--- design/flow/config.mk ---
export PLATFORM = sky130hd
export DESIGN_NAME = multiplier_logic
export DESIGN_NICKNAME = multiplier_logic
export VERILOG_FILES = /design/flow/design.v
export SDC_FILE = /design/flow/constraint.sdc
export NUM_CORES = 4
export LEC_CHECK = 0
export ABC_AREA = 0
export CAP_MARGIN = 20
export CELL_PAD_IN_SITES_DETAIL_PLACEMENT = 0
export CORE_ASPECT_RATIO = 0.54
export CORE_MARGIN = 5
export CORE_UTILIZATION = 40
export GPL_ROUTABILITY_DRIVEN = 0
export GPL_TIMING_DRIVEN = 0
export MAX_ROUTING_LAYER = met4
export SETUP_SLACK_MARGIN = 0.58
export SLEW_MARGIN = 25
export TNS_END_PERCENT = 45
--- design/flow/design.v ---
module multiplier_logic (
    input  wire        clk,
    input  wire        rst_n,
    input  wire [15:0] a,
    input  wire [15:0] b,
    output reg  [31:0] y
);
     reg[15:0] a_r1,a_r2,a_r3;
     reg[15:0] b_r1,b_r2,b_r3;
    wire [31:0] pp [0:15];
    assign pp[0] = b[0] ? (a << 0) : 32'd0;
    assign pp[1] = b[1] ? (a << 1) : 32'd0;
    assign pp[2] = b[2] ? (a << 2) : 32'd0;
    assign pp[3] = b[3] ? (a << 3) : 32'd0;
    assign pp[4] = b[4] ? (a << 4) : 32'd0;
    assign pp[5] = b[5] ? (a << 5) : 32'd0;
    assign pp[6] = b[6] ? (a << 6) : 32'd0;
    assign pp[7] = b[7] ? (a << 7) : 32'd0;
	 assign pp[8] = b[8] ? (a << 8) : 32'd0;
    assign pp[9] = b[9] ? (a << 9) : 32'd0;
    assign pp[10] = b[10] ? (a << 10) : 32'd0;
    assign pp[11] = b[11] ? (a << 11) : 32'd0;
    assign pp[12] = b[12] ? (a << 12) : 32'd0;
	 assign pp[13] = b[13] ? (a << 13) : 32'd0;
    assign pp[14] = b[14] ? (a << 14) : 32'd0;
    assign pp[15] = b[15] ? (a << 15) : 32'd0;
	 reg [31:0] s1_0, s1_1, s1_2, s1_3, s1_4, s1_5, s1_6, s1_7;
    reg [31:0] s2_0, s2_1, s2_2, s2_3;
    reg [31:0] s3_0, s3_1;
    reg [31:0] s4;
    always @(posedge clk) begin
        if (!rst_n) begin
		  a_r1 <= 32'd0;a_r2 <= 32'd0;a_r3<= 32'd0;
		  b_r1 <= 32'd0;b_r2 <= 32'd0;b_r3<= 32'd0;
		      s1_0 <= 32'd0;
				s1_1 <= 32'd0;
				s1_2 <= 32'd0;
				s1_3 <= 32'd0;
				s1_4 <= 32'd0;
				s1_5 <= 32'd0;
				s1_6 <= 32'd0;
				s1_7 <= 32'd0;
				s2_0 <= 32'd0;
				s2_1 <= 32'd0;
				s2_2 <= 32'd0;
				s2_3 <= 32'd0;
				s3_0 <= 32'd0;
				s3_1 <= 32'd0;
            y  <= 32'd0;
            s4 <= 32'd0;
        end else begin
		     a_r1<=a;
           a_r2<=a_r1; 
           a_r3<=a_r2; 
			  b_r1<=b;
			  b_r2<=b_r1;
			  b_r3<=b_r2;
            s1_0 <= pp[0] + pp[1];
            s1_1 <= pp[2] + pp[3];
            s1_2 <= pp[4] + pp[5];
            s1_3 <= pp[6] + pp[7];
            s1_4 <= pp[8] + pp[9];
            s1_5 <= pp[10] + pp[11];
            s1_6 <= pp[12] + pp[13];
            s1_7 <= pp[14] + pp[15];
            s2_0 <= s1_0 + s1_1;
            s2_1 <= s1_2 + s1_3;
            s2_2 <= s1_4 + s1_5;
            s2_3 <= s1_6 + s1_7;
				s3_0  <= s2_0 + s2_1;
				s3_1  <= s2_2 + s2_3;
				s4    <= s3_0 + s3_1; 
            y  <= s4;
        end
    end
endmodule
--- design/flow/constraint.sdc ---
create_clock -name core_clock -period 4.5 [get_ports {clk}]
set_input_delay 0.9000 -clock core_clock [delete_from_list [all_inputs] [get_ports {clk}]]
set_output_delay 0.9000 -clock core_clock [all_outputs]
set_load 0.01 [all_outputs]
--- design/flow/run.sh ---
#!/bin/bash
# the make line also repeats each setting of config.mk as NAME=value (left out here)
make -C /OpenROAD-flow-scripts/flow DESIGN_CONFIG=/design/flow/config.mk WORK_HOME=/design/flow/orfs CLKGATE_MAP_FILE= finish
==> results of run 1 <==
per-stage QoR:
step                total power, mW  hold slack, ps  utilization  cell area, um2  instances
floorplan                      4.85             412            -           21000       2475
global placement               5.42             417        0.436           22500       3233
detailed placement             5.45             417        0.436           22500       3233
CTS                            8.11             433        0.455           23500       3286
global route                   8.50             445        0.456           23600       3287
finish                         8.06             432        0.456           23600       3288
layout make-up:
type / count / area (um2) / share of cell area
clock buffer: 42 / 887 / 0.0376
timing repair buffer: 65 / 658 / 0.0279
tap: 693 / 867 / 0.0367
buffer: 76 / 328 / 0.0139
multi-input combinational: 1988 / 13700 / 0.579
clock inverter: 11 / 104 / 0.00440
sequential: 341 / 6830 / 0.289
antenna: 2 / 5.00 / 0.000212
inverter: 70 / 263 / 0.0111
timing repair:
action,4_1_cts,5_1_grt
pin swaps,0,1
gates resized,11,30
setup endpoints to repair,21,18
metal layers:
metal,global-route usage,routed length (um)
met4,0.0408,1340
met2,0.300,23600
met5,-,0
met1,0.336,32600
met3,0.0701,6500
==> flow_metrics.env, run 1 <==
# flow metrics
export IMPL_setup_viol=0
export IMPL_warnings=28
export IMPL_synth_flops=341
export IMPL_finalCritPeriodShare=0.890
export IMPL_synthXorXnorAreaFrac=0.0721
export IMPL_pg_seq_mw=3.44
export IMPL_post_cts_buffers=0
export IMPL_internal_power_mw=5.55
export IMPL_crit_path_start_kind="input port"
export IMPL_cp_end_kind="flip-flop"
export IMPL_synth_cells=2475
export IMPL_worstMarginPinSlew_ps=1110
export IMPL_seq_area_frac_synth=0.325
export IMPL_core_area_um2=51700
export IMPL_maxCapViolCount=0
export IMPL_max_stage_delay_ps=650
export IMPL_cp_max_fo=10
export IMPL_htree_levels=1
export IMPL_ff_type="dfxtp_1"
export IMPL_grt_max_degree=16
export IMPL_max_slew_margin_rel=0.257
export IMPL_p_leak_nw=10.5
export IMPL_place_hpwl_mm=50.4
export IMPL_synth_largest_area_cell="dfxtp_1"
export IMPL_numCtsBuffers=31
export IMPL_fin_tns_setup_ps=0
export IMPL_p_sw_mw=2.51
export IMPL_muxShareOfSynthArea=0.00619
export IMPL_ys_warnings_count=1
export IMPL_rr_endpoint="s2_0[16]"
export IMPL_cp_buffers_inverters=2
export IMPL_worst_ir_drop_vdd_v=0.000258
export IMPL_power_group_top="sequential cells"
export IMPL_top_cell="dfxtp_1"
export IMPL_skew_ps=16.8
export IMPL_topCombFamilyByArea="simple AND/OR/NAND/NOR gates"
export IMPL_rsz0062_at_grt="true"
export IMPL_cts_max_path_buffers=3
export IMPL_synth_area_um2=21000
export IMPL_critical_path_slowest_cell="clkdlybuf4s50_1"
export IMPL_seqPwrFrac=0.426
export IMPL_cts_sinks=341
export IMPL_drt_iter0_drc=1652
export IMPL_cts_hold_buf=0
export IMPL_crit_family="AND-OR/OR-AND gates"
export IMPL_async_flop_share=0
export IMPL_vias_per_cell=5.53
export IMPL_swShare=0.312
export IMPL_comb_power_mw=2.00
export IMPL_min_period_ps=4010
export IMPL_crit_start="b[9]"
export IMPL_design_die_area_um2=57500
export IMPL_fmax_mhz=250
export IMPL_antenna_found_initial=7
export IMPL_holdPathStages=1
export IMPL_layout_setup_ws_ps=495
export IMPL_cp_endpoint="s1_4[23]"
export IMPL_netlist_area_leader_share=0.325
export IMPL_synthSimpleGateAreaFrac=0.235
export IMPL_p_clk_frac=0.326
export IMPL_reg2reg_slack_ps=1620
export IMPL_die_size_y_um=178
export IMPL_area_delta_synth_final_pct=12.4
export IMPL_vias=18200
export IMPL_drt_wl_total_mm=63.9
export IMPL_final_nets=2858
export IMPL_antenna_left=0
export IMPL_clock_latency_late_pin_ps=600
export IMPL_crit_top_cell="a21oi_1"
export IMPL_worstPathRequired_ps=4970
export IMPL_port_buffers=65
export IMPL_synth_area_per_cell_um2=8.49
export IMPL_fp_util=0.406
export IMPL_yosys_stat_area_um2=21000
export IMPL_synth_distinct_cells=76
export IMPL_grt_pass1_vias=17200
export IMPL_hold_path_class="reg2reg"
export IMPL_row_count=61
export IMPL_num_fill_cells=5046
export IMPL_area_leaders="dfxtp_1, ha_1, and2_1"
export IMPL_status="timing/DRC/antenna clean"
export IMPL_r2r_start="s1_0[2]"
export IMPL_clk_pin_slew_ps=70
export IMPL_die_x_um=322
export IMPL_finalHoldViolCount=0
export IMPL_io_pins=66
export IMPL_aoi_share=0.180
export IMPL_holdPathEnd="y[23]"
export IMPL_hold_start="s4[23]"
export IMPL_r2r_cells=10
export IMPL_grt_util_all_layers=0.226
export IMPL_slew_viol_final=0
export IMPL_dr_pass1_iters=6
export IMPL_syn_num_nets=2760
export IMPL_drc=0
export IMPL_grt_overflow=0
export IMPL_critPathArrivalTime_ps=4470
export IMPL_worstPathCellList="clkdlybuf4s50_1, clkbuf_1, and2_1, ha_1, fa_1, a21o_1, a21oi_1, o21ai_0, a211oi_1, a21oi_1, xnor2_1, nor2_1"
export IMPL_top_cells_by_count="dfxtp_1, and2_1, nor2_1, ha_1, a21oi_1"
export IMPL_edf_count=0
export IMPL_p_comb_frac=0.248
export IMPL_crit_type="in2reg"
export IMPL_grt_pass1_wl_mm=99.2
export IMPL_ys_cells=2475
export IMPL_cts_tree="built"
export IMPL_fa_ha_area_frac=0.155
export IMPL_root_buffer="clkbuf_16"
export IMPL_post_drt_wl_per_cell_um=19.4
export IMPL_pre_cts_slack_ps=-391
export IMPL_cp_num_cells=12
export IMPL_p_clk_mw=2.63
export IMPL_powerDensity_nw_per_um2=341
==> run 2: changes to the inputs <==
- ABC_AREA: 0 -> default
- CAP_MARGIN: 20 -> 15
- CELL_PAD_IN_SITES_DETAIL_PLACEMENT: 0 -> default
- CORE_ASPECT_RATIO: 0.54 -> default
- CORE_MARGIN: 5 -> 2
- CORE_UTILIZATION: 40 -> 30
- CTS_CLUSTER_DIAMETER: default -> 243
- GPL_ROUTABILITY_DRIVEN: 0 -> default
- GPL_TIMING_DRIVEN: 0 -> default
- MAX_ROUTING_LAYER: met4 -> default
- PLACE_DENSITY_LB_ADDON: default -> 0.18
- SETUP_SLACK_MARGIN: 0.58 -> default
- SLEW_MARGIN: 25 -> 20
- TNS_END_PERCENT: 45 -> default
==> flow_metrics.env, run 2 <==
# flow metrics
export IMPL_holdPathStages=1
export IMPL_synthSimpleGateAreaFrac=0.235
export IMPL_register_area_um2=6830
export IMPL_clk_pin_slew_ps=60
export IMPL_hold_path_class="reg2reg"
export IMPL_topCombFamilyByArea="simple AND/OR/NAND/NOR gates"
export IMPL_pre_cts_slack_ps=261
export IMPL_cp_buffers_inverters=2
export IMPL_internal_power_mw=6.05
export IMPL_powerDensity_nw_per_um2=355
export IMPL_fin_tns_setup_ps=0
export IMPL_crit_path_start_kind="input port"
export IMPL_die_x_um=269
export IMPL_p_sw_mw=2.54
export IMPL_finalCritPeriodShare=0.830
export IMPL_max_stage_delay_ps=680
export IMPL_globalplace_congestion=0.846
export IMPL_synth_distinct_cells=76
export IMPL_synth_largest_area_cell="dfxtp_1"
export IMPL_async_flop_share=0
export IMPL_met3_usage=0.0243
export IMPL_area_leaders="dfxtp_1, ha_1, and2_1"
export IMPL_cts_tree="built"
export IMPL_synth_cells=2475
export IMPL_die_size_y_um=269
export IMPL_swShare=0.296
export IMPL_numCtsBuffers=39
export IMPL_cp_max_fo=16
export IMPL_crit_start="b[10]"
export IMPL_fmax_mhz=268
export IMPL_synth_area_per_cell_um2=8.49
export IMPL_p_clk_frac=0.376
export IMPL_grt_pass1_wl_mm=93.1
export IMPL_vias_per_cell=4.88
export IMPL_worst_ir_drop_vdd_v=0.000229
export IMPL_top_cells_by_count="dfxtp_1, and2_1, nor2_1, ha_1, a21oi_1"
export IMPL_antenna_left=0
export IMPL_fa_ha_area_frac=0.155
export IMPL_ys_cells=2475
export IMPL_clock_latency_late_pin_ps=560
export IMPL_p_clk_mw=3.23
export IMPL_design_die_area_um2=72200
export IMPL_crit_type="in2reg"
export IMPL_worstPathCellList="clkdlybuf4s50_1, and2_1, ha_1, fa_1, a211oi_1, o21bai_1, a31oi_1, o22ai_1, o41ai_1, buf_4, xor2_1, nor2_1"
export IMPL_row_count=97
export IMPL_r2r_start="s3_0[8]"
export IMPL_slew_viol_final=0
export IMPL_htree_levels=2
export IMPL_area_delta_synth_final_pct=15.2
export IMPL_reg2reg_slack_ps=1870
export IMPL_dr_pass1_iters=5
export IMPL_logic_area_um2=13600
export IMPL_cts_hold_buf=0
export IMPL_synth_area_um2=21000
export IMPL_p_leak_nw=10.7
export IMPL_muxShareOfSynthArea=0.00619
export IMPL_drt_wl_total_mm=57.9
export IMPL_drt_iter0_drc=746
export IMPL_place_hpwl_mm=43.6
export IMPL_io_pins=66
export IMPL_max_slew_margin_rel=0.378
export IMPL_maxCapViolCount=0
export IMPL_grt_max_degree=148
export IMPL_ff_type="dfxtp_1"
export IMPL_cp_num_cells=12
export IMPL_r2r_cells=9
export IMPL_min_period_ps=3730
export IMPL_edf_count=0
export IMPL_aoi_share=0.180
export IMPL_grt_overflow=0
export IMPL_critPathArrivalTime_ps=4170
export IMPL_rsz0062_at_grt="false"
export IMPL_power_group_top="sequential cells"
export IMPL_final_nets=2835
export IMPL_root_buffer="clkbuf_16"
export IMPL_synth_flops=341
export IMPL_top_cell="dfxtp_1"
export IMPL_post_cts_resized=0
export IMPL_hold_start="s4[12]"
export IMPL_warnings=32
export IMPL_antenna_found_initial=5
export IMPL_comb_power_mw=1.92
export IMPL_cp_endpoint="s1_5[25]"
export IMPL_fp_util=0.302
export IMPL_layout_setup_ws_ps=765
export IMPL_vias=17200
export IMPL_worstPathRequired_ps=4930
export IMPL_cp_end_kind="flip-flop"
export IMPL_p_comb_frac=0.223
export IMPL_grt_util_all_layers=0.163
export IMPL_finalHoldViolCount=0
export IMPL_met1_usage=0.202
export IMPL_num_fill_cells=7283
export IMPL_seqPwrFrac=0.401
export IMPL_crit_family="AND-OR/OR-AND gates"
export IMPL_worstMarginPinSlew_ps=933
export IMPL_dp_cells=3449
export IMPL_grt_pass1_vias=17300
export IMPL_drc=0
export IMPL_ys_warnings_count=1
export IMPL_syn_num_nets=2760
export IMPL_yosys_stat_area_um2=21000
export IMPL_cts_max_path_buffers=3
export IMPL_post_drt_wl_per_cell_um=16.4
export IMPL_final_cells=3523
export IMPL_netlist_area_leader_share=0.325
export IMPL_status="timing/DRC/antenna clean"
export IMPL_skew_ps=17.9
export IMPL_cts_sinks=341
export IMPL_holdPathEnd="y[12]"
export IMPL_rr_endpoint="s4[30]"
export IMPL_top_usage_layer="met2"
export IMPL_critical_path_slowest_cell="clkdlybuf4s50_1"
export IMPL_seq_area_frac_synth=0.325
export IMPL_pg_seq_mw=3.44
export IMPL_synthXorXnorAreaFrac=0.0721
export IMPL_setup_viol=0
export IMPL_post_cts_buffers=0
export IMPL_core_area_um2=69700
export IMPL_grt_use_met2=0.287
export IMPL_port_buffers=65
==> run 2: cell type report <==
| cell class | instances | area share |
|---|---|---|
| inverter | 70 | 0.0111 |
| timing repair buffer | 110 | 0.0412 |
| clock buffer | 52 | 0.0461 |
| multi-input combinational | 1988 | 0.563 |
| sequential | 341 | 0.282 |
| tap | 940 | 0.0486 |
| clock inverter | 20 | 0.00827 |
| antenna | 2 | 0.000207 |
==> run 2: metal layers <==
layer | vias to the layer above | wire length (um)
met5 | - | 0
met4 | 0 | 1800
met3 | 94 | 1970
met2 | 270 | 27500
met1 | 8024 | 26700
li1 | 8794 | -
==> run 2: metrics by stage <==
step	utilization	cell area (um2)	power (mW)	hold WS [ps]
after floorplan	-	21000	4.85	412
after global placement	0.329	22900	5.42	413
after detailed placement	0.329	22900	5.43	417
after CTS	0.348	24200	8.73	431
after global routing	0.348	24200	9.11	441
final	0.348	24200	8.59	429
==> run 3: changes to the inputs <==
- CAP_MARGIN: 15 -> 20
- CORE_UTILIZATION: 30 -> 72
- CTS_CLUSTER_DIAMETER: 243 -> default
- CTS_CLUSTER_SIZE: default -> 97
- PLACE_DENSITY_LB_ADDON: 0.18 -> default
- clock period: 4.5 -> 3.77 ns (I/O delays scaled with it)
==> flow_metrics.env, run 3 <==
# flow metrics
export IMPL_dr_pass1_iters=6
export IMPL_warnings=28
export IMPL_vias=18500
export IMPL_seq_area_frac_synth=0.325
export IMPL_fin_total_pwr_mw=10.0
export IMPL_worstPathRequired_ps=4180
export IMPL_grt_pass1_wl_mm=88.4
export IMPL_ff_type="dfxtp_1"
export IMPL_worstPathCellList="clkdlybuf4s50_1, buf_12, and2_1, ha_1, fa_1, a211oi_1, o21bai_1, a31oi_1, o31ai_1, o41ai_1, buf_4, o21ai_0, and3_1"
export IMPL_layout_setup_ws_ps=392
export IMPL_critPathArrivalTime_ps=3790
export IMPL_crit_type="in2reg"
export IMPL_drt_wl_total_mm=54.8
export IMPL_synth_largest_area_cell="dfxtp_1"
export IMPL_post_cts_buffers=0
export IMPL_fin_util=0.827
export IMPL_drt_iter0_drc=1661
export IMPL_cp_end_kind="flip-flop"
export IMPL_synth_flops=341
export IMPL_cts_tree="built"
export IMPL_crit_family="AND-OR/OR-AND gates"
export IMPL_maxCapViolCount=0
export IMPL_skew_ps=17.0
export IMPL_rr_endpoint="s2_3[30]"
export IMPL_holdPathEnd="y[2]"
export IMPL_finalCritPeriodShare=0.896
export IMPL_synth_area_per_cell_um2=8.49
export IMPL_ys_warnings_count=1
export IMPL_max_stage_delay_ps=440
export IMPL_fmax_mhz=296
export IMPL_cts_sinks=341
export IMPL_wl_met3_mm=3.46
export IMPL_edf_count=0
export IMPL_cts_max_path_buffers=3
export IMPL_clk_pin_slew_ps=60
export IMPL_swShare=0.299
export IMPL_syn_num_nets=2760
export IMPL_row_count=62
export IMPL_seqPwrFrac=0.411
export IMPL_aoi_share=0.180
export IMPL_cts_hold_buf=0
export IMPL_post_cts_resized=0
export IMPL_pg_seq_mw=4.11
export IMPL_r2r_cells=10
export IMPL_async_flop_share=0
export IMPL_p_sw_mw=2.99
export IMPL_grt_overflow=0
export IMPL_fp_util=0.732
export IMPL_antenna_left=0
export IMPL_hold_path_class="reg2reg"
export IMPL_globalplace_congestion=0.972
export IMPL_internal_power_mw=7.02
export IMPL_power_group_top="sequential cells"
export IMPL_r2r_start="s1_6[14]"
export IMPL_synth_cells=2475
export IMPL_min_period_ps=3380
export IMPL_ys_cells=2475
export IMPL_die_size_y_um=175
export IMPL_core_area_um2=28700
export IMPL_area_leaders="dfxtp_1, ha_1, and2_1"
export IMPL_p_clk_mw=3.50
export IMPL_top_layer_used="met5"
export IMPL_worstMarginPinSlew_ps=730
export IMPL_finalHoldViolCount=0
export IMPL_max_slew_margin_rel=0.507
export IMPL_synthXorXnorAreaFrac=0.0721
export IMPL_drc=0
export IMPL_p_clk_frac=0.350
export IMPL_netlist_area_leader_share=0.325
export IMPL_cp_num_cells=13
export IMPL_slew_viol_final=0
export IMPL_numCtsBuffers=35
export IMPL_die_x_um=175
export IMPL_cp_max_fo=16
export IMPL_pre_cts_slack_ps=-25.0
export IMPL_area_delta_synth_final_pct=12.9
export IMPL_grt_pass1_vias=18200
export IMPL_p_comb_frac=0.239
export IMPL_yosys_stat_area_um2=21000
export IMPL_htree_levels=2
export IMPL_io_pins=66
export IMPL_fa_ha_area_frac=0.155
export IMPL_vias_per_cell=6.16
export IMPL_synth_distinct_cells=76
export IMPL_root_buffer="clkbuf_16"
export IMPL_top_cell="dfxtp_1"
export IMPL_rsz0062_at_grt="false"
export IMPL_wl_met2_mm=25.5
export IMPL_p_leak_nw=10.8
export IMPL_wl_met1_mm=22.3
export IMPL_setup_viol=0
export IMPL_port_buffers=65
export IMPL_cp_endpoint="s1_6[29]"
export IMPL_hold_start="s4[2]"
export IMPL_critical_path_slowest_cell="clkdlybuf4s50_1"
export IMPL_grt_max_degree=90
export IMPL_comb_power_mw=2.39
export IMPL_clock_latency_late_pin_ps=530
export IMPL_place_hpwl_mm=39.2
export IMPL_muxShareOfSynthArea=0.00619
export IMPL_cp_buffers_inverters=3
export IMPL_synth_area_um2=21000
export IMPL_synthSimpleGateAreaFrac=0.235
export IMPL_design_die_area_um2=30600
export IMPL_crit_start="a[1]"
export IMPL_final_nets=2878
export IMPL_num_antenna_cells=0
export IMPL_top_cells_by_count="dfxtp_1, and2_1, nor2_1, ha_1, a21oi_1"
export IMPL_powerDensity_nw_per_um2=421
export IMPL_post_drt_wl_per_cell_um=18.3
export IMPL_status="timing/DRC/antenna clean"
export IMPL_crit_path_start_kind="input port"
export IMPL_grt_util_all_layers=0.355
export IMPL_worst_ir_drop_vdd_v=0.000315
export IMPL_antenna_found_initial=2
export IMPL_holdPathStages=1
export IMPL_topCombFamilyByArea="simple AND/OR/NAND/NOR gates"
export IMPL_reg2reg_slack_ps=1040
-- run 3: layout make-up --
cell class	instances	area, um2
Multi-Input combinational cell	1988	13600
Sequential cell	341	6830
Fill cell	1838	4970
Timing Repair Buffer	157	1380
Clock buffer	46	978
Tap cell	384	480
Inverter	70	268
Clock inverter	16	179
-- run 3: stage by stage --
stage	cells	cell area (um2)	TNS, ps	hold slack [ps]
after floorplan	2475	21000	0	412
after global placement	2940	22600	-7.43	414
after detailed placement	2940	22600	-54.5	418
after CTS	3002	23700	0	434
after global routing	3002	23700	0	443
final	3002	23700	0	433
-- run 3: layer usage --
| layer | vias to the layer above | GRT usage |
|---|---|---|
| li1 | 8871 | - |
| met1 | 8617 | 0.418 |
| met2 | 763 | 0.611 |
| met3 | 228 | 0.0542 |
| met4 | 4 | 0.213 |
| met5 | - | 0 |
==> run 4: changes to the inputs <==
- ABC_AREA: default -> 1
- CORE_UTILIZATION: 72 -> 68
- CTS_CLUSTER_SIZE: 97 -> default
- SETUP_SLACK_MARGIN: default -> 0.12
- clock period: 3.77 -> 2.12 ns (I/O delays scaled with it)
==> flow_metrics.env, run 4 <==
# flow metrics
export IMPL_area_delta_synth_final_pct=21.4
export IMPL_synth_area_um2=24200
export IMPL_p_clk_mw=6.34
export IMPL_worst_ir_drop_vdd_v=0.00105
export IMPL_p_clk_frac=0.338
export IMPL_setup_viol=0
export IMPL_die_x_um=192
export IMPL_yosys_stat_area_um2=24200
export IMPL_synth_area_per_cell_um2=6.19
export IMPL_fmax_mhz=494
export IMPL_synth_flops=341
export IMPL_vias_per_cell=5.64
export IMPL_internal_power_mw=12.6
export IMPL_fp_util=0.684
export IMPL_place_hpwl_mm=54.9
export IMPL_io_pins=66
export IMPL_rsz0062_at_grt="true"
export IMPL_grt_pass1_wl_mm=117
export IMPL_cts_max_path_buffers=3
export IMPL_drt_wl_total_mm=74.3
export IMPL_seq_area_frac_synth=0.283
export IMPL_ys_cells=3901
export IMPL_numCtsBuffers=36
export IMPL_stdcell_area_um2=29300
export IMPL_core_area_um2=35300
export IMPL_max_stage_delay_ps=440
export IMPL_r2r_cells=9
export IMPL_drt_iter0_drc=2523
export IMPL_final_cells=4688
export IMPL_fa_ha_area_frac=0.135
export IMPL_port_buffers=65
export IMPL_critPathArrivalTime_ps=2470
export IMPL_top_cells_by_count="nand2_1, inv_1, nor2_1, a21oi_1, dfxtp_1"
export IMPL_whs_ps=265
export IMPL_slew_viol_final=0
export IMPL_status="timing/DRC/antenna clean"
export IMPL_post_drt_wl_per_cell_um=15.8
export IMPL_globalplace_congestion=1.03
export IMPL_p_sw_mw=6.14
export IMPL_cts_hold_buf=0
export IMPL_pg_seq_mw=7.31
export IMPL_async_flop_share=0
export IMPL_clock_latency_late_pin_ps=570
export IMPL_p_comb_frac=0.272
export IMPL_htree_levels=2
export IMPL_topCombFamilyByArea="simple AND/OR/NAND/NOR gates"
export IMPL_grt_pass1_vias=24800
export IMPL_swShare=0.327
export IMPL_maxCapViolCount=0
export IMPL_top_cell="nand2_1"
export IMPL_aoi_share=0.138
export IMPL_drc=0
export IMPL_fin_tns_setup_ps=0
export IMPL_skew_ps=23.2
export IMPL_powerDensity_nw_per_um2=639
export IMPL_die_size_y_um=192
export IMPL_grt_overflow=0
export IMPL_synthSimpleGateAreaFrac=0.325
export IMPL_fin_total_pwr_mw=18.8
export IMPL_edf_count=0
export IMPL_cp_end_kind="flip-flop"
export IMPL_synthXorXnorAreaFrac=0.00181
export IMPL_max_slew_margin_rel=0.740
export IMPL_rr_endpoint="s4[17]"
export IMPL_dp_cells=4612
export IMPL_critical_path_slowest_cell="clkdlybuf4s50_1"
export IMPL_seqPwrFrac=0.390
export IMPL_power_group_top="sequential cells"
export IMPL_vias=26400
export IMPL_holdPathStages=3
export IMPL_hold_path_class="in2reg"
export IMPL_finalHoldViolCount=0
export IMPL_worstPathCellList="clkdlybuf4s50_1, buf_4, nand2_1, inv_1, ha_1, a21oi_2, buf_4, o21ai_0, nor2_2, a21oi_1, nor2_1"
export IMPL_design_die_area_um2=37000
export IMPL_netlist_area_leader_share=0.283
export IMPL_crit_family="buffers and inverters"
export IMPL_crit_top_cell="buf_4"
export IMPL_synth_distinct_cells=36
export IMPL_antenna_found_initial=1
export IMPL_antenna_left=0
export IMPL_cp_num_cells=11
export IMPL_synth_largest_area_cell="dfxtp_1"
export IMPL_cts_tree="built"
export IMPL_crit_path_start_kind="input port"
export IMPL_cts_sinks=341
export IMPL_dr_pass1_iters=10
export IMPL_min_period_ps=2020
export IMPL_row_count=69
export IMPL_ys_warnings_count=1
export IMPL_holdPathEnd="s1_6[14]"
export IMPL_num_antenna_cells=0
export IMPL_grt_util_all_layers=0.389
export IMPL_worstMarginPinSlew_ps=390
export IMPL_final_nets=4488
export IMPL_root_buffer="clkbuf_16"
export IMPL_synth_cells=3901
export IMPL_comb_power_mw=5.10
export IMPL_area_leaders="dfxtp_1, nand2_1, ha_1"
export IMPL_warnings=31
export IMPL_crit_start="a[10]"
export IMPL_worstPathRequired_ps=2570
export IMPL_finalCritPeriodShare=0.955
export IMPL_cp_buffers_inverters=4
export IMPL_hold_start="rst_n"
export IMPL_ff_type="dfxtp_1"
export IMPL_cp_max_fo=8
export IMPL_grt_max_degree=53
export IMPL_cp_endpoint="s1_0[14]"
export IMPL_reg2reg_slack_ps=170
export IMPL_clk_pin_slew_ps=70
export IMPL_dpl_cell_area_um2=27500
export IMPL_r2r_start="s3_1[10]"
export IMPL_p_leak_nw=16.8
export IMPL_crit_type="in2reg"
export IMPL_muxShareOfSynthArea=0
export IMPL_syn_num_nets=4186
==> run 4: repair_timing <==
item,CTS,global route
pin swaps,1,17
endpoints found under the setup margin,12,100
resized,12,147
setup buffers,0,9
cloned,0,5
==> run 4: layer usage <==
metal / global-route usage / part of all wire
met5: 0 / 0.00012
met1: 0.475 / 0.40
met4: 0.183 / 0.051
met2: 0.671 / 0.47
met3: 0.0604 / 0.084
==> run 4: per-stage QoR <==
step / utilization / setup WS, ps
5_1_grt: 0.831 / 15.6
3_5_place_dp: 0.779 / -572
3_3_place_gp: 0.779 / -449
4_1_cts: 0.813 / 109
6_report: 0.831 / 95.7
2_1_floorplan: - / 100
==> run 4: layout make-up <==
cell class                      count  area [um2]
Clock inverter                     16         194
Clock buffer                       46         978
Sequential cell                   341        6830
Fill cell                        2348        5970
Tap cell                          461         577
Multi-Input combinational cell   2809       15100
Inverter                          651        2440
Timing Repair Buffer              364        3270
==> run 5: changes to the inputs <==
- ABC_AREA: 1 -> default
- CORE_ASPECT_RATIO: default -> 0.71
- CORE_UTILIZATION: 68 -> 72
- CTS_CLUSTER_SIZE: default -> 58
- HOLD_SLACK_MARGIN: default -> 0.3
- PLACE_DENSITY_LB_ADDON: default -> 0.0
- SETUP_SLACK_MARGIN: 0.12 -> 0.54
- clock period: 2.12 -> 1.84 ns (I/O delays scaled with it)
==> flow_metrics.env, run 5 <==
# yosys + openroad results
export IMPL_stop_stage="4_1_cts"
export IMPL_synth_largest_area_cell="dfxtp_1"
export IMPL_aoi_share=0.180
export IMPL_syn_num_nets=2760
export IMPL_core_area_um2=28600
export IMPL_place_hpwl_mm=64.4
export IMPL_synth_area_per_cell_um2=8.49
export IMPL_design_die_area_um2=30600
export IMPL_synth_distinct_cells=76
export IMPL_synthSimpleGateAreaFrac=0.235
export IMPL_edf_count=0
export IMPL_fa_ha_area_frac=0.155
export IMPL_synth_cells=2475
export IMPL_synth_area_um2=21000
export IMPL_ys_warnings_count=1
export IMPL_die_size_y_um=148
export IMPL_ff_type="dfxtp_1"
export IMPL_netlist_area_leader_share=0.325
export IMPL_port_buffers=65
export IMPL_ys_cells=2475
export IMPL_globalplace_congestion=1.01
export IMPL_top_cells_by_count="dfxtp_1, and2_1, nor2_1, ha_1, a21oi_1"
export IMPL_synthXorXnorAreaFrac=0.0721
export IMPL_synth_flops=341
export IMPL_area_leaders="dfxtp_1, ha_1, and2_1"
export IMPL_status="aborted with a tool error"
export IMPL_async_flop_share=0
export IMPL_yosys_stat_area_um2=21000
export IMPL_io_pins=66
export IMPL_muxShareOfSynthArea=0.00619
export IMPL_dpl_cell_area_um2=27600
export IMPL_error="[ERROR DPL-0038] Utilization greater than 100%, impossible to legalize"
export IMPL_top_cell="dfxtp_1"
export IMPL_topCombFamilyByArea="simple AND/OR/NAND/NOR gates"
export IMPL_die_x_um=207
export IMPL_seq_area_frac_synth=0.325
export IMPL_fp_util=0.734
export IMPL_row_count=52
## run 5: metrics by stage
step	util	setup slack, ps	std cells
after detailed placement	0.963	-1500	3379
after global placement	0.963	-1310	3379
after floorplan	-	-716	2475
==> run 6: changes to the inputs <==
- ABC_AREA: default -> 1
- CORE_ASPECT_RATIO: 0.71 -> default
- CORE_UTILIZATION: 72 -> 66
- CTS_CLUSTER_SIZE: 58 -> default
- HOLD_SLACK_MARGIN: 0.3 -> default
- PLACE_DENSITY_LB_ADDON: 0.0 -> default
- SETUP_SLACK_MARGIN: 0.54 -> 0.45
- clock period: 1.84 -> 2.55 ns (I/O delays scaled with it)
==> flow_metrics.env, run 6 <==
# flow metrics
export IMPL_status="timing/DRC/antenna clean"
export IMPL_fin_tns_setup_ps=0
export IMPL_ys_warnings_count=1
export IMPL_synthSimpleGateAreaFrac=0.325
export IMPL_crit_family="buffers and inverters"
export IMPL_cts_max_path_buffers=3
export IMPL_r2r_start="s2_1[4]"
export IMPL_synth_cells=3901
export IMPL_topCombFamilyByArea="simple AND/OR/NAND/NOR gates"
export IMPL_whs_ps=366
export IMPL_worstMarginPinSlew_ps=562
export IMPL_cp_max_fo=16
export IMPL_io_pins=66
export IMPL_fmax_mhz=475
export IMPL_r2r_cells=9
export IMPL_area_delta_synth_final_pct=19.0
export IMPL_cp_end_kind="flip-flop"
export IMPL_grt_pass1_vias=24700
export IMPL_comb_power_mw=4.05
export IMPL_pg_seq_mw=6.09
export IMPL_p_comb_frac=0.251
export IMPL_cp_buffers_inverters=5
export IMPL_top_cells_by_count="nand2_1, inv_1, nor2_1, a21oi_1, dfxtp_1"
export IMPL_crit_path_start_kind="input port"
export IMPL_grt_pass1_wl_mm=117
export IMPL_layout_setup_ws_ps=445
export IMPL_design_die_area_um2=38100
export IMPL_grt_util_all_layers=0.374
export IMPL_clk_pin_slew_ps=60
export IMPL_swShare=0.321
export IMPL_port_buffers=65
export IMPL_vias=25900
export IMPL_critPathArrivalTime_ps=2520
export IMPL_synthXorXnorAreaFrac=0.00181
export IMPL_num_fill_cells=2720
export IMPL_crit_type="in2reg"
export IMPL_antenna_left=0
export IMPL_antenna_found_initial=2
export IMPL_ff_type="dfxtp_1"
export IMPL_dp_cells=4512
export IMPL_synth_area_per_cell_um2=6.19
export IMPL_core_area_um2=36300
export IMPL_drc=0
export IMPL_max_stage_delay_ps=470
export IMPL_powerDensity_nw_per_um2=561
export IMPL_cp_num_cells=12
export IMPL_vias_per_cell=5.64
export IMPL_hold_path_class="in2reg"
export IMPL_worstPathCellList="clkdlybuf4s50_1, buf_6, nand2_1, inv_1, ha_1, a21oi_2, inv_1, nand2_1, nand3_1, buf_4, o21ai_0, a21oi_2"
export IMPL_die_x_um=195
export IMPL_hold_start="rst_n"
export IMPL_syn_num_nets=4186
export IMPL_muxShareOfSynthArea=0
export IMPL_synth_largest_area_cell="dfxtp_1"
export IMPL_crit_start="b[1]"
export IMPL_ys_cells=3901
export IMPL_aoi_share=0.138
export IMPL_fa_ha_area_frac=0.135
export IMPL_drt_wl_total_mm=74.3
export IMPL_p_sw_mw=5.17
export IMPL_root_buffer="clkbuf_16"
export IMPL_synth_distinct_cells=36
export IMPL_cts_sinks=341
export IMPL_final_cells=4592
export IMPL_rr_endpoint="s3_0[20]"
export IMPL_p_leak_nw=16.3
export IMPL_final_nets=4379
export IMPL_globalplace_congestion=0.997
export IMPL_holdPathEnd="s4[6]"
export IMPL_seq_area_frac_synth=0.283
export IMPL_setup_viol=0
export IMPL_critical_path_slowest_cell="clkdlybuf4s50_1"
export IMPL_power_group_top="sequential cells"
export IMPL_die_size_y_um=195
export IMPL_htree_levels=2
export IMPL_holdPathStages=3
export IMPL_numCtsBuffers=38
export IMPL_fp_util=0.665
export IMPL_synth_area_um2=24200
export IMPL_area_leaders="dfxtp_1, nand2_1, ha_1"
export IMPL_synth_flops=341
export IMPL_slew_viol_final=0
export IMPL_reg2reg_slack_ps=550
export IMPL_warnings=31
export IMPL_rsz0062_at_grt="true"
export IMPL_clock_latency_late_pin_ps=550
export IMPL_maxCapViolCount=0
export IMPL_internal_power_mw=10.9
export IMPL_edf_count=0
export IMPL_seqPwrFrac=0.378
export IMPL_grt_max_degree=62
export IMPL_drt_iter0_drc=2487
export IMPL_post_drt_wl_per_cell_um=16.2
export IMPL_finalCritPeriodShare=0.825
export IMPL_worst_ir_drop_vdd_v=0.000445
export IMPL_yosys_stat_area_um2=24200
export IMPL_p_clk_mw=5.98
export IMPL_row_count=70
export IMPL_netlist_area_leader_share=0.283
export IMPL_async_flop_share=0
export IMPL_cts_tree="built"
export IMPL_cp_endpoint="s1_0[8]"
export IMPL_dr_pass1_iters=6
export IMPL_grt_overflow=0
export IMPL_finalHoldViolCount=0
export IMPL_skew_ps=14.9
export IMPL_top_cell="nand2_1"
export IMPL_worstPathRequired_ps=2960
export IMPL_place_hpwl_mm=54.3
export IMPL_p_clk_frac=0.371
export IMPL_max_slew_margin_rel=0.624
export IMPL_pre_cts_slack_ps=-149
export IMPL_min_period_ps=2100
export IMPL_cts_hold_buf=0
export IMPL_fin_total_pwr_mw=16.1
## run 6: metal layers
metal | track usage | part of all wire | vias up | wire [um]
met5 | 0 | 0.00018 | - | 13
met4 | 0.217 | 0.065 | 2 | 4820
met3 | 0.0541 | 0.082 | 334 | 6060
met2 | 0.641 | 0.46 | 1250 | 34400
met1 | 0.448 | 0.39 | 11600 | 29000
li1 | - | - | 12700 | -
## run 6: what timing repair did
| action | CTS | global route |
|---|---|---|
| endpoints found under the hold margin | 0 | 0 |
| buffers inserted | 0 | 6 |
| resized | 5 | 145 |
| gates cloned | 0 | 4 |
| pin swaps | 1 | 9 |
| setup endpoints to repair | 7 | 100 |
## run 6: metrics by stage
stage	util	area, um2
6_report	0.791	28800
5_1_grt	0.791	28800
4_1_cts	0.772	28100
3_5_place_dp	0.734	26700
3_3_place_gp	0.734	26700
2_1_floorplan	-	24400
## run 6: layout make-up
type	count	area [um2]	area share
Timing Repair Buffer	253	2500	0.0869
Sequential cell	341	6830	0.237
Antenna cell	1	2.50	0.0000870
Clock buffer	53	1100	0.0382
Tap cell	468	586	0.0204
Clock inverter	16	268	0.00931
Multi-Input combinational cell	2809	15000	0.523
Inverter	651	2440	0.0850
==> run 7: changes to the inputs <==
- ABC_AREA: 1 -> default
- CORE_UTILIZATION: 66 -> 72
- PLACE_DENSITY_LB_ADDON: default -> 0.26
- SETUP_SLACK_MARGIN: 0.45 -> 0.37
- clock period: 2.55 -> 3.2 ns (I/O delays scaled with it)
==> flow_metrics.env, run 7 <==
# flow metrics
export IMPL_core_area_um2=28700
export IMPL_aoi_share=0.180
export IMPL_grt_pass1_vias=21100
export IMPL_dp_cells=3070
export IMPL_holdPathEnd="s3_0[1]"
export IMPL_cp_endpoint="s4[30]"
export IMPL_ys_cells=2475
export IMPL_synth_area_per_cell_um2=8.49
export IMPL_post_drt_wl_per_cell_um=25.0
export IMPL_synth_largest_area_cell="dfxtp_1"
export IMPL_cp_end_kind="flip-flop"
export IMPL_port_buffers=65
export IMPL_topCombFamilyByArea="simple AND/OR/NAND/NOR gates"
export IMPL_crit_family="AND-OR/OR-AND gates"
export IMPL_rsz0062_at_grt="true"
export IMPL_drt_iter0_drc=3665
export IMPL_netlist_area_leader_share=0.325
export IMPL_hold_path_class="reg2reg"
export IMPL_antenna_left=0
export IMPL_syn_num_nets=2760
export IMPL_internal_power_mw=8.96
export IMPL_drt_wl_total_mm=79.1
export IMPL_worstPathCellList="ha_1, fa_1, a211oi_1, o21ai_0, or3b_1, nand2_1, a31oi_1, o21ai_0, a21oi_1"
export IMPL_so_faults="negative setup slack"
export IMPL_seq_area_frac_synth=0.325
export IMPL_place_hpwl_mm=43.2
export IMPL_cp_max_fo=5
export IMPL_clk_pin_slew_ps=70
export IMPL_grt_util_all_layers=0.451
export IMPL_p_comb_frac=0.262
export IMPL_fin_total_pwr_mw=13.2
export IMPL_swShare=0.320
export IMPL_skew_ps=32.0
export IMPL_reg2reg_slack_ps=-140
export IMPL_vias=22100
export IMPL_hold_start="s2_0[1]"
export IMPL_max_slew_margin_rel=0.328
export IMPL_grt_overflow=0
export IMPL_design_die_area_um2=30600
export IMPL_layout_setup_ws_ps=-141
export IMPL_synth_flops=341
export IMPL_power_group_top="sequential cells"
export IMPL_final_nets=3029
export IMPL_die_x_um=175
export IMPL_synth_cells=2475
export IMPL_max_stage_delay_ps=490
export IMPL_cts_hold_buf=0
export IMPL_async_flop_share=0
export IMPL_worst_ir_drop_vdd_v=0.000325
export IMPL_fp_util=0.732
export IMPL_p_clk_frac=0.365
export IMPL_crit_path_start_kind="flip-flop"
export IMPL_cts_max_path_buffers=3
export IMPL_yosys_stat_area_um2=21000
export IMPL_worstMarginPinSlew_ps=997
export IMPL_pg_seq_mw=4.92
export IMPL_vias_per_cell=6.99
export IMPL_synth_distinct_cells=76
export IMPL_io_pins=66
export IMPL_whs_ps=431
export IMPL_r2r_start="s3_1[8]"
export IMPL_top_cells_by_count="dfxtp_1, and2_1, nor2_1, ha_1, a21oi_1"
export IMPL_warnings=33
export IMPL_synthXorXnorAreaFrac=0.0721
export IMPL_grt_max_degree=149
export IMPL_row_count=62
export IMPL_worstPathRequired_ps=3600
export IMPL_rr_endpoint="s4[30]"
export IMPL_setup_viol=1
export IMPL_numCtsBuffers=36
export IMPL_finalCritPeriodShare=1.04
export IMPL_root_buffer="clkbuf_16"
export IMPL_area_delta_synth_final_pct=21.7
export IMPL_htree_levels=2
export IMPL_antenna_found_initial=10
export IMPL_fmax_mhz=299
export IMPL_comb_power_mw=3.45
export IMPL_cp_num_cells=9
export IMPL_seqPwrFrac=0.373
export IMPL_dr_pass1_iters=15
export IMPL_crit_start="s3_1[8]"
export IMPL_fa_ha_area_frac=0.155
export IMPL_clock_latency_late_pin_ps=560
export IMPL_cts_tree="built"
export IMPL_slew_viol_final=0
export IMPL_pre_cts_slack_ps=-419
export IMPL_finalHoldViolCount=0
export IMPL_powerDensity_nw_per_um2=515
export IMPL_ff_type="dfxtp_1"
export IMPL_edf_count=0
export IMPL_muxShareOfSynthArea=0.00619
export IMPL_status="failed layout checks"
export IMPL_r2r_cells=9
export IMPL_cp_buffers_inverters=0
export IMPL_cts_sinks=341
export IMPL_maxCapViolCount=0
export IMPL_p_leak_nw=11.9
export IMPL_synthSimpleGateAreaFrac=0.235
export IMPL_ys_warnings_count=1
export IMPL_area_leaders="dfxtp_1, ha_1, and2_1"
export IMPL_crit_top_cell="o21ai_0"
export IMPL_critPathArrivalTime_ps=3750
export IMPL_p_clk_mw=4.81
export IMPL_grt_pass1_wl_mm=110
export IMPL_die_size_y_um=175
export IMPL_crit_type="reg2reg"
export IMPL_p_sw_mw=4.22
export IMPL_synth_area_um2=21000
export IMPL_final_cells=3165
export IMPL_globalplace_congestion=0.908
export IMPL_drc=0
export IMPL_holdPathStages=1
export IMPL_top_cell="dfxtp_1"
export IMPL_min_period_ps=3340
export IMPL_critical_path_slowest_cell="fa_1"
run 7: cell type report:
class	instances	area [um2]
inverter	70	268
tap	384	480
timing repair buffer	307	2660
fill	1253	3130
antenna	9	22.5
sequential	341	6830
clock inverter	18	328
multi-input combinational	1988	14000
clock buffer	48	1020
run 7: timing repair:
action | CTS | global route
endpoints found under the setup margin | 26 | 65
setup buffers | 12 | 7
pin swaps | 17 | 30
cloned | 0 | 1
resized | 26 | 64
run 7: through the flow:
stage               TNS [ps]  cell area (um2)  utilization
floorplan                  0            21100            -
global placement       -5230            23700        0.827
detailed placement     -9570            23700        0.827
CTS                        0            25200        0.879
global route            -467            25600        0.891
finish                  -141            25600        0.891
run 7: metal layers:
layer | up-vias | global-route usage | wire length [um]
met5 | - | 0 | 216
met2 | 2074 | 0.777 | 34700
met1 | 9979 | 0.495 | 26200
li1 | 9194 | - | -
met4 | 14 | 0.296 | 8280
met3 | 868 | 0.110 | 9710
==> run 8: changes to the inputs <==
- CORE_ASPECT_RATIO: default -> 0.71
- CORE_UTILIZATION: 72 -> 70
- CTS_CLUSTER_SIZE: default -> 58
- PLACE_DENSITY_LB_ADDON: 0.26 -> 0.0
- SETUP_SLACK_MARGIN: 0.37 -> 0.54
- SLEW_MARGIN: 20 -> 5
- clock period: 3.2 -> 1.85 ns (I/O delays scaled with it)
==> flow_metrics.env, run 8 <==
# yosys + openroad results
export IMPL_error="[ERROR DPL-0038] Utilization greater than 100%, impossible to legalize"
export IMPL_synth_area_um2=21000
export IMPL_fa_ha_area_frac=0.155
export IMPL_netlist_area_leader_share=0.325
export IMPL_edf_count=0
export IMPL_design_die_area_um2=31500
export IMPL_row_count=53
export IMPL_globalplace_congestion=0.973
export IMPL_die_x_um=210
export IMPL_synth_cells=2475
export IMPL_dp_cells=3386
export IMPL_area_leaders="dfxtp_1, ha_1, and2_1"
export IMPL_pre_cts_slack_ps=-1450
export IMPL_synthSimpleGateAreaFrac=0.235
export IMPL_ff_type="dfxtp_1"
export IMPL_top_cell="dfxtp_1"
export IMPL_aoi_share=0.180
export IMPL_yosys_stat_area_um2=21000
export IMPL_port_buffers=65
export IMPL_topCombFamilyByArea="simple AND/OR/NAND/NOR gates"
export IMPL_synth_area_per_cell_um2=8.49
export IMPL_synth_flops=341
export IMPL_status="aborted with a tool error"
export IMPL_die_size_y_um=150
export IMPL_place_hpwl_mm=58.4
export IMPL_fp_util=0.711
export IMPL_core_area_um2=29600
export IMPL_ys_warnings_count=1
export IMPL_dpl_cell_area_um2=27500
export IMPL_io_pins=66
export IMPL_synth_largest_area_cell="dfxtp_1"
export IMPL_seq_area_frac_synth=0.325
export IMPL_synth_distinct_cells=76
export IMPL_synthXorXnorAreaFrac=0.0721
export IMPL_async_flop_share=0
export IMPL_muxShareOfSynthArea=0.00619
export IMPL_ys_cells=2475
export IMPL_stop_stage="4_1_cts"
export IMPL_syn_num_nets=2760
export IMPL_top_cells_by_count="dfxtp_1, and2_1, nor2_1, ha_1, a21oi_1"
run 8: stage by stage:
stage	hold slack, ps	TNS (ps)
after floorplan	412	-24310
after global placement	413	-127440
after detailed placement	418	-150350
==> run 9: changes to the inputs <==
- ABC_AREA: default -> 1
- CORE_ASPECT_RATIO: 0.71 -> default
- CORE_UTILIZATION: 70 -> 72
- CTS_CLUSTER_DIAMETER: default -> 197
- CTS_CLUSTER_SIZE: 58 -> default
- MAX_ROUTING_LAYER: default -> met4
- PLACE_DENSITY_LB_ADDON: 0.0 -> 0.08
- SETUP_SLACK_MARGIN: 0.54 -> 0.62
- SLEW_MARGIN: 5 -> 20
- clock period: 1.85 -> 2.12 ns (I/O delays scaled with it)
==> flow_metrics.env, run 9 <==
# yosys + openroad results
export IMPL_synthXorXnorAreaFrac=0.00181
export IMPL_die_x_um=187
export IMPL_aoi_share=0.138
export IMPL_status="aborted with a tool error"
export IMPL_muxShareOfSynthArea=0
export IMPL_synthSimpleGateAreaFrac=0.325
export IMPL_top_cell="nand2_1"
export IMPL_place_hpwl_mm=58.5
export IMPL_syn_num_nets=4186
export IMPL_edf_count=0
export IMPL_error="[ERROR DPL-0038] Utilization greater than 100%, impossible to legalize"
export IMPL_yosys_stat_area_um2=24200
export IMPL_io_pins=66
export IMPL_seq_area_frac_synth=0.283
export IMPL_synth_cells=3901
export IMPL_area_leaders="dfxtp_1, nand2_1, ha_1"
export IMPL_fp_util=0.726
export IMPL_top_cells_by_count="nand2_1, inv_1, nor2_1, a21oi_1, dfxtp_1"
export IMPL_topCombFamilyByArea="simple AND/OR/NAND/NOR gates"
export IMPL_die_size_y_um=187
export IMPL_row_count=67
export IMPL_ff_type="dfxtp_1"
export IMPL_fa_ha_area_frac=0.135
export IMPL_ys_warnings_count=1
export IMPL_synth_area_per_cell_um2=6.19
export IMPL_synth_largest_area_cell="dfxtp_1"
export IMPL_synth_distinct_cells=36
export IMPL_stop_stage="4_1_cts"
export IMPL_core_area_um2=33300
export IMPL_synth_flops=341
export IMPL_design_die_area_um2=35000
export IMPL_globalplace_congestion=1.06
export IMPL_dpl_cell_area_um2=29300
export IMPL_dp_cells=4590
export IMPL_ys_cells=3901
export IMPL_netlist_area_leader_share=0.283
export IMPL_port_buffers=65
export IMPL_synth_area_um2=24200
export IMPL_async_flop_share=0
[run 9: per-stage QoR]
stage	setup WS [ps]	util
after global placement	-321	0.879
after detailed placement	-415	0.879
after floorplan	135	-
==> run 10: changes to the inputs <==
- ABC_AREA: 1 -> default
- CORE_UTILIZATION: 72 -> 14
- CTS_CLUSTER_DIAMETER: 197 -> default
- MAX_ROUTING_LAYER: met4 -> default
- PLACE_DENSITY_LB_ADDON: 0.08 -> default
- SETUP_SLACK_MARGIN: 0.62 -> default
- clock period: 2.12 -> 5.95 ns (I/O delays scaled with it)
==> flow_metrics.env, run 10 <==
# flow metrics
export IMPL_status="timing/DRC/antenna clean"
export IMPL_antenna_found_initial=3
export IMPL_synth_distinct_cells=76
export IMPL_synthSimpleGateAreaFrac=0.235
export IMPL_design_die_area_um2=153000
export IMPL_edf_count=0
export IMPL_globalplace_congestion=0.840
export IMPL_power_group_top="sequential cells"
export IMPL_aoi_share=0.180
export IMPL_antenna_left=0
export IMPL_max_slew_margin_rel=0.373
export IMPL_cp_num_cells=12
export IMPL_grt_util_all_layers=0.0758
export IMPL_warnings=32
export IMPL_grt_max_degree=117
export IMPL_maxCapViolCount=0
export IMPL_wl_met1_mm=26.8
export IMPL_ys_warnings_count=1
export IMPL_pre_cts_slack_ps=1200
export IMPL_fp_util=0.141
export IMPL_syn_num_nets=2760
export IMPL_worstPathRequired_ps=6350
export IMPL_cts_sinks=341
export IMPL_skew_ps=27.3
export IMPL_internal_power_mw=4.59
export IMPL_post_cts_buffers=0
export IMPL_drt_iter0_drc=779
export IMPL_final_nets=2799
export IMPL_die_x_um=391
export IMPL_worst_ir_drop_vdd_v=0.000162
export IMPL_fin_tns_setup_ps=0
export IMPL_top_cell="dfxtp_1"
export IMPL_synth_largest_area_cell="dfxtp_1"
export IMPL_clock_latency_late_pin_ps=560
export IMPL_r2r_cells=10
export IMPL_muxShareOfSynthArea=0.00619
export IMPL_cts_tree="built"
export IMPL_num_fill_cells=16800
export IMPL_p_clk_frac=0.379
export IMPL_cp_end_kind="flip-flop"
export IMPL_grt_pass1_wl_mm=92.5
export IMPL_numCtsBuffers=38
export IMPL_top_cells_by_count="dfxtp_1, and2_1, nor2_1, ha_1, a21oi_1"
export IMPL_drc=0
export IMPL_vias=16900
export IMPL_core_area_um2=149000
export IMPL_async_flop_share=0
export IMPL_crit_type="in2reg"
export IMPL_p_sw_mw=1.91
export IMPL_p_leak_nw=10.5
export IMPL_hold_path_class="reg2reg"
export IMPL_fmax_mhz=234
export IMPL_post_cts_resized=0
export IMPL_wl_met2_mm=28.4
export IMPL_crit_top_cell="o21ai_0"
export IMPL_holdPathStages=1
export IMPL_wl_met3_mm=1.64
export IMPL_finalCritPeriodShare=0.717
export IMPL_layout_setup_ws_ps=1690
export IMPL_worstMarginPinSlew_ps=928
export IMPL_critical_path_slowest_cell="clkdlybuf4s50_1"
export IMPL_reg2reg_slack_ps=3000
export IMPL_port_buffers=65
export IMPL_netlist_area_leader_share=0.325
export IMPL_drt_wl_total_mm=58.6
export IMPL_cts_hold_buf=0
export IMPL_rsz0062_at_grt="false"
export IMPL_synthXorXnorAreaFrac=0.0721
export IMPL_p_clk_mw=2.47
export IMPL_area_delta_synth_final_pct=20.5
export IMPL_rr_endpoint="s2_3[30]"
export IMPL_slew_viol_final=0
export IMPL_fin_total_pwr_mw=6.50
export IMPL_setup_viol=0
export IMPL_comb_power_mw=1.41
export IMPL_grt_overflow=0
export IMPL_synth_area_per_cell_um2=8.49
export IMPL_io_pins=66
export IMPL_row_count=142
export IMPL_ys_cells=2475
export IMPL_worstPathCellList="clkdlybuf4s50_1, buf_4, and2_1, ha_1, fa_1, a21o_1, a211oi_1, o21ai_0, a41oi_1, o21ai_0, xnor2_1, nor2_1"
export IMPL_cp_max_fo=13
export IMPL_grt_pass1_vias=16500
export IMPL_cp_buffers_inverters=2
export IMPL_die_size_y_um=391
export IMPL_min_period_ps=4260
export IMPL_topCombFamilyByArea="simple AND/OR/NAND/NOR gates"
export IMPL_post_drt_wl_per_cell_um=12.8
export IMPL_crit_start="a[0]"
export IMPL_clk_pin_slew_ps=60
export IMPL_finalHoldViolCount=0
export IMPL_hold_start="s4[4]"
export IMPL_top_layer_used="met5"
export IMPL_htree_levels=2
export IMPL_dr_pass1_iters=7
export IMPL_root_buffer="clkbuf_16"
export IMPL_cts_max_path_buffers=3
export IMPL_r2r_start="s1_6[14]"
export IMPL_critPathArrivalTime_ps=4660
export IMPL_place_hpwl_mm=45.0
export IMPL_p_comb_frac=0.217
export IMPL_cp_endpoint="s1_3[21]"
export IMPL_max_stage_delay_ps=810
export IMPL_fa_ha_area_frac=0.155
export IMPL_crit_path_start_kind="input port"
export IMPL_crit_family="AND-OR/OR-AND gates"
export IMPL_synth_flops=341
export IMPL_swShare=0.294
export IMPL_synth_cells=2475
export IMPL_seq_area_frac_synth=0.325
export IMPL_powerDensity_nw_per_um2=257
export IMPL_holdPathEnd="y[4]"
export IMPL_seqPwrFrac=0.404
export IMPL_synth_area_um2=21000
export IMPL_yosys_stat_area_um2=21000
export IMPL_ff_type="dfxtp_1"
export IMPL_area_leaders="dfxtp_1, ha_1, and2_1"
export IMPL_vias_per_cell=3.70
export IMPL_pg_seq_mw=2.62
==> run 10: area by class of cell <==
type                            instances  area [um2]  area share
Timing Repair Buffer                   75         761      0.0300
Inverter                               70         268      0.0106
Tap cell                             2016        2520      0.0996
Clock inverter                         16         219     0.00864
Antenna cell                            1        2.50   0.0000988
Sequential cell                       341        6830       0.269
Multi-Input combinational cell       1988       13600       0.538
Clock buffer                           52        1100      0.0436
==> run 10: per-layer routing <==
metal,vias to the layer above,global-route usage
met1,7815,0.0938
met4,2,0.0244
li1,8682,-
met5,-,0
met2,278,0.136
met3,85,0.00809
==> run 10: through the flow <==
| stage | hold WS [ps] | utilization | cells | instance area, um2 |
|---|---|---|---|---|
| CTS | 432 | 0.170 | 4558 | 25300 |
| global route | 451 | 0.170 | 4558 | 25300 |
| global placement | 419 | 0.161 | 4490 | 24000 |
| finish | 429 | 0.170 | 4559 | 25300 |
| detailed placement | 418 | 0.161 | 4490 | 24000 |
| floorplan | 412 | - | 2475 | 21000 |
Power figures rest on the tool's default switching activity, not on a simulated workload.
